v6:
==> flow/design.v (excerpt) <==
module testpc(
	clock,   
	reset,   
	pc,   
	instruction,   
	mem_data,   
	mem_addr,   
	mem_wdata,   
	mwrite_enable,
	mread_enable,
	regwrite_enable,   
	write_addr,   
	reg_write_data   
	);
clock: 10.7 ns
lec_check: 0
abc_area: 1
cap_margin: 20
core_margin: 2
core_utilization: 72
cts_cluster_diameter: 336
cts_cluster_size: 97
place_density: 0.41
slew_margin: 20
tns_end_percent: 5
run.sh (not shown) runs the stock make flow with config.mk's settings and CLKGATE_MAP_FILE=.
v6 did not make it past global routing, where a tool error ended it.
Setup changes, v6 to v7
Settings: clearing ABC_AREA, which used to be 1; clearing TNS_END_PERCENT, which used to be 5; clearing CTS_CLUSTER_DIAMETER, which used to be 336; clearing PLACE_DENSITY, which used to be 0.41; swapping 72 for 68 in CORE_UTILIZATION; swapping 97 for 39 in CTS_CLUSTER_SIZE; swapping 10.7 for 12.2 in the clock period (ns, I/O delays scaled along).
--- outcome ---
For v6, the flow was terminated by a tool error in global routing and produced no final design.
Final checks on v7, whose flow otherwise completed, came back failing, citing setup timing.
Cmp v7 vs v6: number of nets in the synthesized netlist lower in v7
From v6 to v7 the numbers moved as follows: number of cells in Yosys stat moved down; area fraction in full adders, half adders and majority gates picked up an extra 0.29 points; synthesized netlist cell count has decreased.


Starting RTL as in the previous note.
clock: 20.8 ns
lec_check: 0
abc_area: 1
cap_margin: 20
cell_pad_in_sites_global_placement: 1
core_aspect_ratio: 1.44
core_margin: 5
core_utilization: 32
cts_cluster_diameter: 351
cts_cluster_size: 54
gpl_routability_driven: 1
hold_slack_margin: 0.27
max_routing_layer: met4
place_density_lb_addon: 0.11
setup_slack_margin: -0.84
slew_margin: 20
The starting point completed without violations.
==> next run, changes <==
==> flow/config.mk (replaced) <==
export PLATFORM = sky130hd
export DESIGN_NAME = testpc
export DESIGN_NICKNAME = testpc
export VERILOG_FILES = /design/flow/design.v
export SDC_FILE = /design/flow/constraint.sdc
export NUM_CORES = 4
export LEC_CHECK = 0
export CAP_MARGIN = 20
export CORE_MARGIN = 2
export CORE_UTILIZATION = 40
export SLEW_MARGIN = 20
==> flow/constraint.sdc (replaced) <==
create_clock -name core_clock -period 15.8 [get_ports {clock}]
set_input_delay 3.1600 -clock core_clock [delete_from_list [all_inputs] [get_ports {clock}]]
set_output_delay 3.1600 -clock core_clock [all_outputs]
set_load 0.01 [all_outputs]
After rerunning:
- The new run finished with timing, DRC and antenna clean
- cell count went down by about a fifth
- setup slack loses 1400 ps
- total power went up by well over a third
- wire length went down by about a fifth
- area after synthesis went down by a few percent
- sequential share of layout area went up by 0.25 points
- register-to-register slack loses 5900 ps
- cell area went down slightly
- first-iteration DRC count went down by a few percent
==> next run, changes <==
--- a/flow/config.mk
+++ b/flow/config.mk
@@ -10 +10,2 @@
-export CORE_UTILIZATION = 40
+export CORE_UTILIZATION = 59
+export SETUP_SLACK_MARGIN = 2.56
==> flow/constraint.sdc (replaced) <==
create_clock -name core_clock -period 9.28 [get_ports {clock}]
set_input_delay 1.8560 -clock core_clock [delete_from_list [all_inputs] [get_ports {clock}]]
set_output_delay 1.8560 -clock core_clock [all_outputs]
set_load 0.01 [all_outputs]
=> Now the flow produced a layout that fails on negative setup slack. Non-clock buffer count rises by 229. Wire length rises by 17%. Flip-flop count is unchanged. Worst setup slack is worse by 2800 ps. Utilization increases by 39 points.
==> next run, changes <==
--- a/flow/config.mk
+++ b/flow/config.mk
@@ -7,0 +8 @@
+export ABC_AREA = 1
@@ -10,2 +11,3 @@
-export CORE_UTILIZATION = 59
-export SETUP_SLACK_MARGIN = 2.56
+export CORE_UTILIZATION = 68
+export CTS_CLUSTER_SIZE = 39
+export HOLD_SLACK_MARGIN = 0.27
==> flow/constraint.sdc (replaced) <==
create_clock -name core_clock -period 8.77 [get_ports {clock}]
set_input_delay 1.7540 -clock core_clock [delete_from_list [all_inputs] [get_ports {clock}]]
set_output_delay 1.7540 -clock core_clock [all_outputs]
set_load 0.01 [all_outputs]
Effect: The new run died in 5_1_grt, error GRT-0116; synthesized area goes up by about 4%; die size goes down by 9.5%; synthesized cell count goes up by 32%.


Starting RTL as in the previous note.
clock: 10.7 ns
lec_check: 0
abc_area: 1
cap_margin: 20
core_aspect_ratio: 0.5
core_margin: 2
core_utilization: 72
cts_cluster_diameter: 336
cts_cluster_size: 97
place_density: 0.41
setup_slack_margin: 3.1
slew_margin: 20
tns_end_percent: 5
The first run failed in global routing with GRT-0116.
Rerun with:
ABC_AREA = unset   (was 1)
CORE_ASPECT_RATIO = unset   (was 0.5)
CORE_UTILIZATION = 25   (was 72)
CTS_CLUSTER_DIAMETER = unset   (was 336)
CTS_CLUSTER_SIZE = unset   (was 97)
PLACE_DENSITY = unset   (was 0.41)
SETUP_SLACK_MARGIN = unset   (was 3.1)
TNS_END_PERCENT = unset   (was 5)
clock period = 15.8 ns   (was 10.7 ns; I/O delays follow)
After rerunning: This time the run went through all stages and came out clean; area after synthesis falls by 3.9%; die size rises to 2.7 times its value; synthesized cell count falls by 24%.


Setup of fjord:
Starting RTL as in the previous note.
make LEC_CHECK=0 ABC_AREA=1 CAP_MARGIN=20 CORE_ASPECT_RATIO=0.5 CORE_MARGIN=2 CORE_UTILIZATION=66 CTS_CLUSTER_DIAMETER=289 CTS_CLUSTER_SIZE=97 PLACE_DENSITY=0.36 SLEW_MARGIN=20 TNS_END_PERCENT=10 finish   # period 8.77 ns
Run status, fjord: aborted in global routing (5_1_grt), error ODB-0269
Inputs modified between fjord and xenon:
# fjord
export LEC_CHECK = 0
export ABC_AREA = 1
export CAP_MARGIN = 20
export CORE_ASPECT_RATIO = 0.5
export CORE_MARGIN = 2
export CORE_UTILIZATION = 66
export CTS_CLUSTER_DIAMETER = 289
export CTS_CLUSTER_SIZE = 97
export PLACE_DENSITY = 0.36
export SLEW_MARGIN = 20
export TNS_END_PERCENT = 10
create_clock -name core_clock -period 8.77 [get_ports {clock}]
# xenon
export LEC_CHECK = 0
export ABC_AREA = 1
export CAP_MARGIN = 20
export CORE_MARGIN = 2
export CORE_UTILIZATION = 66
export CTS_CLUSTER_DIAMETER = 174
export CTS_CLUSTER_SIZE = 97
export PLACE_DENSITY = 0.36
export SLEW_MARGIN = 20
export TNS_END_PERCENT = 10
create_clock -name core_clock -period 8.77 [get_ports {clock}]
--- outcome ---
- fjord: aborted in global routing (5_1_grt) (tool error)
- xenon had finished all stages when the layout checks came back failing, citing negative setup slack.
- Compared with fjord, in xenon die area fell 0.34%, post-synth area from yosys stat about even, number of gates resized after cts fell 35, placed cell area about even, pre-CTS setup slack rose 0.060 ns.
- In the reports for fjord and xenon, the larger initial cell density of the core belongs to fjord.
- Re cell count after synthesis: no difference whatsoever between fjord and xenon.
- xenon vs fjord — floorplan die height rose about 40%.
Inputs modified between xenon and willow:
# xenon
export LEC_CHECK = 0
export ABC_AREA = 1
export CAP_MARGIN = 20
export CORE_MARGIN = 2
export CORE_UTILIZATION = 66
export CTS_CLUSTER_DIAMETER = 174
export CTS_CLUSTER_SIZE = 97
export PLACE_DENSITY = 0.36
export SLEW_MARGIN = 20
export TNS_END_PERCENT = 10
create_clock -name core_clock -period 8.77 [get_ports {clock}]
# willow
export LEC_CHECK = 0
export CAP_MARGIN = 20
export CORE_MARGIN = 2
export CORE_UTILIZATION = 69
export CTS_CLUSTER_SIZE = 32
export SETUP_SLACK_MARGIN = -0.62
export SLEW_MARGIN = 20
create_clock -name core_clock -period 12.5 [get_ports {clock}]
Findings:
STATUS run=willow STAGES=ALL_DONE FINAL_CHECKS=FAILED CAUSE=negative setup slack. Lower number of optimization iterations in the first detailed-route pass among xenon and willow: willow. Total buffers and inverters traversed by the critical path in willow is 5 lower than in xenon. Of the two values seen for top logic cell family in the synthesized netlist, simple AND/OR/NAND/NOR gates was produced by xenon and AND-OR/OR-AND gates by willow. Sort xenon and willow by parity-gate share of the synthesized area counting xor and xnor cells desc -> top: xenon. Diff xenon -> willow | total power | decrease of about 25%.


P:
Starting RTL as in the previous note.
clock: 10.1 ns
lec_check: 0
abc_area: 1
cap_margin: 20
core_margin: 2
core_utilization: 72
cts_cluster_diameter: 247
cts_cluster_size: 37
place_density_lb_addon: 0.26
setup_slack_margin: -0.83
slew_margin: 20
P did not run to completion, as it errored out during global routing (5_1_grt).
--- input diff P..Q ---
- CTS_CLUSTER_SIZE no longer set, was 37
- ABC_AREA no longer set, was 1
- CTS_CLUSTER_DIAMETER no longer set, was 247
- PLACE_DENSITY_LB_ADDON no longer set, was 0.26
- CORE_UTILIZATION now 68, was 72
- SETUP_SLACK_MARGIN now -0.66, was -0.83
- the clock period (ns, I/O delays scaled along) now 11.0, was 10.1
Results
In the metrics for Q and P, the one carrying the higher post-synthesis adder-cell area fraction is Q. In Q relative to P, floorplan die height had gone up slightly. Q -> stages 100% | layout checks FAIL | setup timing. Instance tally after logic synthesis (Q over P): decrease, 406.
Inputs modified between Q and R:
- changing CORE_UTILIZATION from 68 to 40
- removing SETUP_SLACK_MARGIN (formerly -0.66)
- changing the clock period (ns, I/O delays scaled along) from 11.0 to 16.0
## What came out
- R | stages: all done | timing, DRC, antenna: all pass
- instruction[14] as the first element of the critical path was reported by Q, and instruction[15] by R.
- The higher ratio of final minimum period to clock period of R and Q is in Q.
- Diff Q -> R | multi-input gate area in the final layout | down slightly
- From Q to R the numbers moved as follows: starting utilization of the core area shrank by 29 points, vertical die dimension grew by 29%, cell count saw an increase, number of instances in the synthesized netlist held.
The inputs of S differ from those of R as listed below.
- CTS_CLUSTER_SIZE: unset -> 100
- CTS_CLUSTER_DIAMETER: unset -> 252
- ABC_AREA: unset -> 1
- TNS_END_PERCENT: unset -> 20
- CORE_UTILIZATION: 40 -> 58
- HOLD_SLACK_MARGIN: unset -> 0.3
- CORE_MARGIN: 2 -> 7
- CAP_MARGIN: 20 -> 0
- S | status: complete | timing, DRC, antenna: pass
- Compared with R, in S number of non-filler instances in the completed layout saw an increase, switching power total lost 8.7%, share of synthesized area spent on multiplexers shrank by 10 points.
- The part of the power in combinational logic reported for S is smaller than that of R by 5.9 points.
- In S, the pre-CTS worst setup slack came out 310 ps above the value in R.
- S ended up with simple AND/OR/NAND/NOR gates as its largest combinational cell category by area; R ended up with AND-OR/OR-AND gates.
- | core occupancy in the finished layout | lower: R |


run 1:
Starting RTL as in the previous note.
Settings: LEC_CHECK=0, CAP_MARGIN=5, CORE_ASPECT_RATIO=0.5, CORE_MARGIN=2, CORE_UTILIZATION=72, CTS_CLUSTER_SIZE=41, MAX_ROUTING_LAYER=met4, PLACE_DENSITY=0.66, SETUP_SLACK_MARGIN=1.89, SLEW_MARGIN=20, TNS_END_PERCENT=5; clock period 10.6 ns.
Flow for run 1 halted at 5_1_grt, error code GRT-0116.
Changes in run 2 relative to run 1:
Settings: TNS_END_PERCENT: 5 -> unset; SETUP_SLACK_MARGIN: 1.89 -> -0.91; CORE_ASPECT_RATIO: 0.5 -> 0.88; the clock period (ns, I/O delays scaled along): 10.6 -> 8.96.
## What came out
Stage in which a tool error killed run 2: 4_1_cts.
Core area: higher on run 2
Comparing run 1 against run 2, there is no change at all in quantity of I/O buffers inserted on ports.
Going from run 1 to run 2, HPWL after detailed placement grew by about 5%; placed cell area grew by about 4%; synthesis area per yosys held steady; weighted congestion reported at the end of routability-driven placement shrank by 5.8%; total die size shrank by 58 um2.
In the tables for run 1 and run 2, starting density of the core reads lower with run 2.
Diff run 2..run 1 | cell total in the yosys stat output | negligible
diff inputs: run 2 => run 3
Settings: SETUP_SLACK_MARGIN no longer set, was -0.91; CORE_UTILIZATION now 40, was 72; CORE_ASPECT_RATIO no longer set, was 0.88; CAP_MARGIN now 20, was 5; CTS_CLUSTER_SIZE no longer set, was 41; PLACE_DENSITY no longer set, was 0.66; MAX_ROUTING_LAYER no longer set, was met4; the clock period (ns, I/O delays scaled along) now 15.4, was 8.96.
Results
- Run 3: no failed stages, no open violations at the end
- Yosys chip area: run 2 vs run 3 identical
- Compared to run 2, run 3 has cell area after placement about 7% lower.
- Netlist area before placement of run 2 is on par with run 3.
- Run 3 -> run 2: synthesized instance count delta 0, exact match
- Detailed placement HPWL: run 3 better than run 2
- Going from run 2 to run 3, routability congestion estimate from global placement shrank by more than 10%.
- Max die outline height across run 2 and run 3: run 3
- Run 2 → run 3: site row count rose by about 43%, total core area rose by about 80%, die area rose by about 80%, starting utilization of the core area fell by 32 points.


Starting RTL as in the previous note.
export LEC_CHECK = 0
export ABC_AREA = 1
export CAP_MARGIN = 0
export CELL_PAD_IN_SITES_GLOBAL_PLACEMENT = 2
export CORE_ASPECT_RATIO = 0.5
export CORE_MARGIN = 2
export CORE_UTILIZATION = 30
export CTS_CLUSTER_DIAMETER = 396
export CTS_CLUSTER_SIZE = 98
export PLACE_DENSITY_LB_ADDON = 0.04
export SLEW_MARGIN = 20
create_clock -name core_clock -period 16.0 [get_ports {clock}]
Change:
ABC_AREA = default   (was 1)
CELL_PAD_IN_SITES_GLOBAL_PLACEMENT = default   (was 2)
CORE_ASPECT_RATIO = 0.53   (was 0.5)
CORE_UTILIZATION = 40   (was 30)
CTS_CLUSTER_DIAMETER = default   (was 396)
CTS_CLUSTER_SIZE = default   (was 98)
GPL_TIMING_DRIVEN = 0   (was default)
HOLD_SLACK_MARGIN = -0.04   (was default)
PLACE_DENSITY_LB_ADDON = default   (was 0.04)
TNS_END_PERCENT = 85   (was default)
- The changed run produced a clean layout
- die size decreases by 27%
- final cell count decreases by 22%
- final area decreases by 3.1%
- global-route usage increases by 6.0 points
- via count decreases by 5.4%
- combinational power increases by 18%
- sequential power increases by about 2%
- setup slack is worse by 180 ps
Change:
CORE_UTILIZATION = 26   (was 40)
CTS_CLUSTER_SIZE = 19   (was default)
HOLD_SLACK_MARGIN = default   (was -0.04)
TNS_END_PERCENT = 40   (was 85)
After rerunning:
- wire length came out higher by roughly a tenth
- hold slack degrades by 3.8 ps
- clock-buffer cell count rose by 2
- clock power shrinks by roughly a tenth
- flip-flop count is unchanged
- global-route usage came out lower by 9.6 points
- die size goes up by well over a third
- cell area grows slightly
Change:
ABC_AREA = 1   (was default)
CORE_ASPECT_RATIO = 0.5   (was 0.53)
CORE_MARGIN = 7   (was 2)
CORE_UTILIZATION = 58   (was 26)
CTS_CLUSTER_DIAMETER = 252   (was default)
CTS_CLUSTER_SIZE = 100   (was 19)
GPL_TIMING_DRIVEN = default   (was 0)
TNS_END_PERCENT = 20   (was 40)
=> Final area drops by 1.9%; combinational power drops by 22%; count of clock-buffer cells in the layout drops by 1.
Change:
CAP_MARGIN = 20   (was 0)
CELL_PAD_IN_SITES_GLOBAL_PLACEMENT = 0   (was default)
CORE_ASPECT_RATIO = default   (was 0.5)
CORE_MARGIN = 4   (was 7)
CORE_UTILIZATION = 40   (was 58)
CTS_CLUSTER_DIAMETER = 396   (was 252)
CTS_CLUSTER_SIZE = 98   (was 100)
PLACE_DENSITY_LB_ADDON = 0.04   (was default)
TNS_END_PERCENT = 40   (was 20)
Synthesized area does not change.
Non-clock buffer count increases by 6.
Synthesized cell count does not change.


testpc again, from the RTL that the note above started with.
Design testpc, start of the top module:
module testpc(
	clock,   
	reset,   
	pc,   
	instruction,   
	mem_data,   
	mem_addr,   
	mem_wdata,   
	mwrite_enable,
	mread_enable,
	regwrite_enable,   
	write_addr,   
	reg_write_data   
	);
	input clock, reset;
	input [15:0] instruction, mem_data;
	output [15:0] pc, mem_addr, mem_wdata;
	output [15:0] reg_write_data;
	output mwrite_enable, mread_enable, regwrite_enable;
	output [2:0] write_addr;
	reg [15:0] pc, read_data1, read_data2, ext_imm_data, alu_result;
	reg [15:0] reg_write_data;
	reg [15:0] jump_addr, branch_addr;
	reg [15:0] mwrite_addr, mread_addr;
	reg [6:0] imm_data;
	reg [2:0] read_addr1, read_addr2, write_addr;
	reg [1:0] result_sel;
	reg regwrite_enable, func_sel, imm_sel, mwrite_enable;
	reg mread_enable, memtoreg_sel, jump_enable, branch_enable;
	reg [15:0] reg_table[0:7];
	reg [15:0] c, temp;
	reg c1, c2, s1;
	wire [15:0] b1;
	wire [15:0] and_result, not_result;
	assign mem_addr = alu_result;
	assign mem_wdata = read_data2;
	always@(posedge clock or negedge reset)
	begin
		if(reset == 1'b0)
			pc <= 16'b0000000000000000;
  ...
export LEC_CHECK = 0
export ABC_AREA = 0
export CAP_MARGIN = 20
export CELL_PAD_IN_SITES_GLOBAL_PLACEMENT = 2
export CORE_MARGIN = 5
export CORE_UTILIZATION = 32
export CTS_CLUSTER_DIAMETER = 351
export CTS_CLUSTER_SIZE = 54
export GPL_ROUTABILITY_DRIVEN = 1
export MAX_ROUTING_LAYER = met5
export PLACE_DENSITY_LB_ADDON = 0.11
export SLEW_MARGIN = 20
create_clock -name core_clock -period 20.8 [get_ports {clock}]
Edit:
CELL_PAD_IN_SITES_GLOBAL_PLACEMENT = not set   (was 2)
CORE_MARGIN = 2   (was 5)
CORE_UTILIZATION = 68   (was 32)
CTS_CLUSTER_DIAMETER = 88   (was 351)
CTS_CLUSTER_SIZE = 32   (was 54)
MAX_ROUTING_LAYER = not set   (was met5)
PLACE_DENSITY_LB_ADDON = not set   (was 0.11)
clock period = 13.2 ns   (was 20.8 ns; I/O delays follow)
What happened:
- Now the flow produced a layout that fails on negative setup slack
- area after synthesis does not change
- wire length fell by 3.8%
- non-clock buffer count increases by 93
- final area went up by 4.3%
Edit:
ABC_AREA = not set   (was 0)
CTS_CLUSTER_DIAMETER = 28   (was 88)
CTS_CLUSTER_SIZE = 33   (was 32)
GPL_ROUTABILITY_DRIVEN = not set   (was 1)
SETUP_SLACK_MARGIN = 2.19   (was not set)
clock period = 11.0 ns   (was 13.2 ns; I/O delays follow)
What happened: With this change the flow stopped in global routing with GRT-0232. Die area is unchanged. Synthesized cell count stays the same. Area after synthesis is unchanged.
Edit:
ABC_AREA = 1   (was not set)
CTS_CLUSTER_DIAMETER = not set   (was 28)
CTS_CLUSTER_SIZE = 39   (was 33)
HOLD_SLACK_MARGIN = 0.3   (was not set)
SETUP_SLACK_MARGIN = not set   (was 2.19)
clock period = 10.7 ns   (was 11.0 ns; I/O delays follow)
Outcome:
- With this change the flow produced a layout that fails on negative setup slack
- die area climbs by a few percent
- synthesized cell count goes up by a quarter to a third
- area after synthesis climbs by a few percent
Edit:
ABC_AREA = not set   (was 1)
CTS_CLUSTER_SIZE = 32   (was 39)
SETUP_SLACK_MARGIN = -0.66   (was not set)
clock period = 11.0 ns   (was 10.7 ns; I/O delays follow)
The changed run completed and failed the layout checks on negative setup slack. Synthesized cell count falls by a quarter to a third. Routed wire length falls by a few percent. Die area falls by a few percent. Utilization falls by 1.2 points. Worst setup slack loses 0.27 ns. Design area falls by a few percent.
Edit:
CTS_CLUSTER_DIAMETER = 28   (was not set)
CTS_CLUSTER_SIZE = 36   (was 32)
HOLD_SLACK_MARGIN = not set   (was 0.3)
SETUP_SLACK_MARGIN = 2.16   (was -0.66)
- The new run did not get past global routing
- die size does not change
- synthesized area stays the same
- synthesized cell count does not change
Power is estimated from default activity; no workload was simulated.
